run 1:
Design cpu, start of the top module:
module cpu(clk,rst_n, iaddr, instr, wdata, we, addr, re, rdata, hlt);
Size: about 480 flip-flops, roughly 24,000 µm² of cells after synthesis.
clock: 3.38 ns
lec_check: 0
abc_area: 1
cap_margin: 20
core_margin: 2
core_utilization: 70
cts_cluster_diameter: 231
cts_cluster_size: 14
place_density_lb_addon: 0.19
setup_slack_margin: 0.97
slew_margin: 20
run.sh (not shown) runs the stock make flow with config.mk's settings and CLKGATE_MAP_FILE=.
Run 1 is listed as incomplete: the tool reported an error in global routing and the run ended there.
The following lists how run 2 was set up differently from run 1:
- CORE_UTILIZATION: 70 -> 71
- SETUP_SLACK_MARGIN: 0.97 -> 0.68
- the clock period (ns, I/O delays scaled along): 3.38 -> 4.86
Run 2: full flow OK, the timing, design-rule and antenna checks passed. Of run 1 and run 2, the run reporting the lower initial standard-cell utilization of the core was run 1. As far as area share of fa/ha/maj cells after synthesis goes, run 1 and run 2 are indistinguishable; the numbers are identical. Routability congestion estimate delta for run 2 relative to run 1: about 1.7% lower. Y dimension of the die in run 2 is about 0.7% below run 1. | overall chip area | higher: run 1 |.
### run 2 -> run 3
- CORE_UTILIZATION now 72, was 71
- SETUP_SLACK_MARGIN now 0.51, was 0.68
- the clock period (ns, I/O delays scaled along) now 3.29, was 4.86
Notes after the runs:
Tool error GRT-0116 stopped run 3 during global routing; no final results.
Run 3 -> run 2: number of library cell types mapped by synthesis delta 0, exact match
Placed standard-cell area, run 2 and run 3: larger value in run 3
Compared run 2 against run 3; top-level I/O count within noise.
Diff run 2 -> run 3 | die width | down slightly
For half-perimeter wire length of the detailed placement result, dividing the value from run 3 by the value from run 2 gives 1.06.
Diff run 2 -> run 3: netlist area before placement held, starting utilization of the core area rose 1.6 points.
Run 3: core region area is 2.2% lower than what run 2 reported.
Number of placed instances, taps included for run 3 is higher than for run 2.
In the floorplan summary, run 3 is listed with a die area less than that of run 2.
The following lists how run 4 was set up differently from run 3:
- an added MAX_ROUTING_LAYER of met4
- a change of CTS_CLUSTER_DIAMETER from 231 to 190
- a change of CTS_CLUSTER_SIZE from 14 to 40
- a change of SETUP_SLACK_MARGIN from 0.51 to 1.06
- a change of PLACE_DENSITY_LB_ADDON from 0.19 to 0.2
- a change of the clock period (ns, I/O delays scaled along) from 3.29 to 3.67
==> results <==
Run 4: GRT-0232 in global routing -> run aborted. [compare] base=run 3 new=run 4: sequential element share of the synthesized area neither gained nor lost much; worst slack at placement picked up an extra 0.47 ns; level count of the clock H-tree lost 1; proportion of synthesized area in mux cells neither gained nor lost much. Changes observed in run 4 relative to run 3: post-cts repair resize count dropped 18%; routability-driven placement congestion ratio dropped 0.063; number of buffers inserted by hold repair at cts barely changed.

job 3736:
Starting RTL as in the previous note.
Settings: LEC_CHECK=0, CAP_MARGIN=20, CORE_MARGIN=2, CORE_UTILIZATION=72, CTS_CLUSTER_DIAMETER=231, CTS_CLUSTER_SIZE=71, HOLD_SLACK_MARGIN=-0.06, PLACE_DENSITY=0.65, SETUP_SLACK_MARGIN=0.35, SLEW_MARGIN=10; clock period 2.83 ns.
Status(job 3736) = ERROR, stage = 5_1_grt
Changes in job 1243 relative to job 3736:
-- flow/config.mk --
<<< job 3736, line 10
export CORE_UTILIZATION = 72
export CTS_CLUSTER_DIAMETER = 231
export CTS_CLUSTER_SIZE = 71
export HOLD_SLACK_MARGIN = -0.06
export PLACE_DENSITY = 0.65
export SETUP_SLACK_MARGIN = 0.35
export SLEW_MARGIN = 10
>>> job 1243, line 10
export CORE_UTILIZATION = 62
export SLEW_MARGIN = 20
==> flow/constraint.sdc <==
create_clock -name core_clock -period 4.88 [get_ports {clk}]
set_input_delay 0.9760 -clock core_clock [delete_from_list [all_inputs] [get_ports {clk}]]
set_output_delay 0.9760 -clock core_clock [all_outputs]
set_load 0.01 [all_outputs]
Delta (job 1243 minus job 3736): site row count increased about 7%; TritonCTS buffer count went up; maximum level of the CTS H-tree grew by 1; async set-reset flop share out of synthesis essentially unchanged; last weighted congestion value of the routability-driven placer shrank by about 8%.
Job 1243 vs. job 3736: area of the placeable core went up by 16%.
No crash in job 1243: every stage finished, but the layout fails its final checks due to negative setup slack.
Job 3736 -> job 1243: cell count in the Yosys report delta 0, exact match
Changes in job 179 relative to job 1243:
-- flow/config.mk --
<<< job 1243, line 9
export CORE_MARGIN = 2
export CORE_UTILIZATION = 62
>>> job 179, line 9
export CELL_PAD_IN_SITES_GLOBAL_PLACEMENT = 2
export CORE_MARGIN = 6
export CORE_UTILIZATION = 26
export GPL_TIMING_DRIVEN = 0
export SETUP_SLACK_MARGIN = 1.39
==> flow/constraint.sdc <==
create_clock -name core_clock -period 6.2 [get_ports {clk}]
set_input_delay 1.2400 -clock core_clock [delete_from_list [all_inputs] [get_ports {clk}]]
set_output_delay 1.2400 -clock core_clock [all_outputs]
set_load 0.01 [all_outputs]
Job 179 closes out successfully: all stages finished, all timing, DRC and antenna checks passed.
Count of plain and timing-repair buffers in the layout is higher on job 179
Compared with job 1243, job 179 has extra setup slack.
Compared with job 1243, in job 179 critical path depth increased by 1 relative to the old numbers; arrival time at the worst endpoint decreased by 0.10 ns relative to the old numbers.
Between job 1243 and job 179, the register clock-pin slew on the reported worst setup and hold paths figures differ only marginally.
What job 2015 does differently from job 179 at the input level:
-- flow/config.mk --
<<< job 179, line 8
>>> job 2015, line 8
export ABC_AREA = 1
<<< job 179, line 9
export CELL_PAD_IN_SITES_GLOBAL_PLACEMENT = 2
export CORE_MARGIN = 6
export CORE_UTILIZATION = 26
export GPL_TIMING_DRIVEN = 0
export SETUP_SLACK_MARGIN = 1.39
>>> job 2015, line 10
export CORE_MARGIN = 2
export CORE_UTILIZATION = 72
export CTS_CLUSTER_DIAMETER = 400
export CTS_CLUSTER_SIZE = 100
==> flow/constraint.sdc <==
create_clock -name core_clock -period 1.57 [get_ports {clk}]
set_input_delay 0.3140 -clock core_clock [delete_from_list [all_inputs] [get_ports {clk}]]
set_output_delay 0.3140 -clock core_clock [all_outputs]
set_load 0.01 [all_outputs]
==> comparison <==
- Status: job 2015 FAILED at 5_1_grt (tool error)
- Diff job 179 -> job 2015 | post-placement cell area | increase of about 5%
- Comparing job 179 and job 2015, the higher area share of xor/xnor cells in the synthesized design is on job 179.
- From job 179 to job 2015 the numbers moved as follows: proportion of synthesized flip-flops having asynchronous set or reset level, post-cts repair resize count moved up, die size moved down.
- Simple-gate share of the synthesized area of job 179 is on par with job 2015.
- Job 2015 vs job 179 on cell area after synthesis: job 2015 is the lower one.
- The run showing the greater placed wire-length estimate is job 179.
- Job 2015 against job 179: synthesized cell count went up about 21%, count of input and output buffers held, number of post-CTS setup repair buffers went up 43.
